Setup of run 1:
Design top_level, start of the top module:
module top_level
#(parameter WIDTH = 8)
(
	input clk, rst, init, finish, ack,
	input [WIDTH-1:0]
		ori_0,
		ori_1,
		ori_2,
		ori_3,
		ori_4,
		ori_5,
		ori_6,
		ori_7,
		ori_8,
		ori_9,
		ori_10,
		ori_11,
		ori_12,
		ori_13,
		ori_14,
		ori_15,
		ori_16,
		ori_17,
		ori_18,
		ori_19,
		ori_20,
		ori_21,
		ori_22,
		ori_23,
		ori_24,
		ori_25,
		ori_26,
		ori_27,
		ori_28,
		ori_29,
		ori_30,
		ori_31,
		can_0,
		can_1,
		can_2,
		can_3,
		can_4,
		can_5,
		can_6,
		can_7,
		can_8,
		can_9,
		can_10,
		can_11,
		can_12,
		can_13,
		can_14,
		can_15,
		can_16,
		can_17,
		can_18,
		can_19,
		can_20,
		can_21,
		can_22,
		can_23,
		can_24,
		can_25,
		can_26,
		can_27,
		can_28,
		can_29,
		can_30,
		can_31,
	output done,
	output [WIDTH+4:0] out_sad
	);
Size in the first run: ~6100 cells after synthesis, ~530 I/O pins, ~51000 um2 of cells after synthesis.
clock: 3.02 ns
lec_check: 0
abc_area: 0
cap_margin: 5
core_margin: 2
core_utilization: 72
cts_cluster_diameter: 284
place_density: 0.65
setup_slack_margin: -0.06
slew_margin: 20
run.sh (not shown) runs the stock make flow with config.mk's settings and CLKGATE_MAP_FILE=.
Run 1 got as far as 3_5_place_dp, where a tool error ended the run.
Input changes introduced in run 2 (baseline for comparison: run 1):
- ABC_AREA: 0 -> unset
- CORE_UTILIZATION: 72 -> 37
- CTS_CLUSTER_DIAMETER: 284 -> unset
- SETUP_SLACK_MARGIN: -0.06 -> unset
- CAP_MARGIN: 5 -> 20
- PLACE_DENSITY: 0.65 -> unset
- the clock period (ns, I/O delays scaled along): 3.02 -> 7.91
### Flow results
- Number of placement rows of run 2 exceeds that of run 1 by more than a quarter.
- Summary of the comparison: core box area is higher in run 2, relative to run 1.
- In terms of number of port buffers, run 1 and run 2 differ only marginally.
- Relative to run 1, the die width of run 2 is higher by about 40%.
- Diff run 1 -> run 2 | routability congestion estimate | down by more than 10%
- Run 2 was carried through to the last stage, and its layout satisfied the timing, DRC and antenna checks.
Setup changes, run 2 to run 3
- changing CORE_UTILIZATION from 37 to 40
- changing the clock period (ns, I/O delays scaled along) from 7.91 to 8.25
Notes after the runs:
- Looking at cell area across both flows, run 3 is the stronger of the two, with run 2 trailing.
- Per the comparison of run 3 with run 2, initial core utilization went up, share of the core filled with cells in the final layout went up, total global routing track utilization has increased, area added between synthesis and finish lower.
- On wire length, the higher figure sits with run 3, not run 2.
- The met1 routing resource usage after global routing in run 3 was higher than what run 2 gave.
- Relative to run 2, maximum number of pins on one net before global-route repair increased by 3.2% in run 3.
- When run 3 is set beside run 2, its worst setup slack turns out to be 0.32 ns larger.
- Looking at top routing layer in use, the met5 result is from run 2; the met4 one comes from run 3.
Edits applied to the flow inputs when going from run 3 to run 4:
- putting CTS_CLUSTER_DIAMETER at 373 where nothing was set
- putting CTS_CLUSTER_SIZE at 93 where nothing was set
- swapping 40 for 72 in CORE_UTILIZATION
- swapping 8.25 for 3.43 in the clock period (ns, I/O delays scaled along)
==> comparison <==
For run 4, the flow was terminated by a tool error in 3_5_place_dp and produced no final design. Higher number of rows created at floorplan goes to run 3 over run 4. Against run 3, run 4 reports a initial standard-cell utilization of the core that is higher. Final estimated routing congestion in global placement: run 4 and run 3 compared, lower one is run 3. Compared run 4 against run 3; synthesized cell count within noise. Die outline width was lower in run 4 than in run 3. Compare run 4 and run 3 | total die area higher: run 3.


top_level again, from the RTL that the note above started with.
// top_level
module top_level
#(parameter WIDTH = 8)
(
	input clk, rst, init, finish, ack,
	input [WIDTH-1:0]
		ori_0,
		ori_1,
		ori_2,
		ori_3,
		ori_4,
		ori_5,
		ori_6,
		ori_7,
		ori_8,
		ori_9,
		ori_10,
		ori_11,
		ori_12,
		ori_13,
		ori_14,
		ori_15,
		ori_16,
		ori_17,
		ori_18,
		ori_19,
		ori_20,
		ori_21,
		ori_22,
		ori_23,
		ori_24,
		ori_25,
		ori_26,
		ori_27,
		ori_28,
		ori_29,
		ori_30,
		ori_31,
		can_0,
		can_1,
		can_2,
		can_3,
		can_4,
		can_5,
		can_6,
		can_7,
		can_8,
		can_9,
		can_10,
		can_11,
		can_12,
		can_13,
		can_14,
		can_15,
		can_16,
		can_17,
		can_18,
		can_19,
		can_20,
		can_21,
		can_22,
		can_23,
		can_24,
		can_25,
		can_26,
		can_27,
		can_28,
		can_29,
		can_30,
		can_31,
	output done,
	output [WIDTH+4:0] out_sad
	);
	reg [WIDTH-1:0] reg_ori_0,
					reg_ori_1,
					reg_ori_2,
					reg_ori_3,
					reg_ori_4,
					reg_ori_5,
					reg_ori_6,
					reg_ori_7,
					reg_ori_8,
					reg_ori_9,
					reg_ori_10,
					reg_ori_11,
					reg_ori_12,
					reg_ori_13,
  ...
export LEC_CHECK = 0
export ABC_AREA = 0
export CAP_MARGIN = 20
export CORE_MARGIN = 2
export CORE_UTILIZATION = 72
export CTS_CLUSTER_DIAMETER = 256
export CTS_CLUSTER_SIZE = 45
export PLACE_DENSITY = 0.35
export SETUP_SLACK_MARGIN = 1.24
export SLEW_MARGIN = 20
create_clock -name core_clock -period 4.32 [get_ports {clk}]
The baseline aborted during 5_1_grt.
Rerun with:
Settings changed: ABC_AREA 0 to unset, CORE_UTILIZATION 72 to 40, CTS_CLUSTER_DIAMETER 256 to unset, CTS_CLUSTER_SIZE 45 to unset, PLACE_DENSITY 0.35 to unset, SETUP_SLACK_MARGIN 1.24 to unset.
Clock period 4.32 ns to 5.61 ns, I/O delays scaled along.
Outcome: The new run produced a clean layout; synthesized area does not change; die size increases by 79%; synthesized cell count is unchanged.
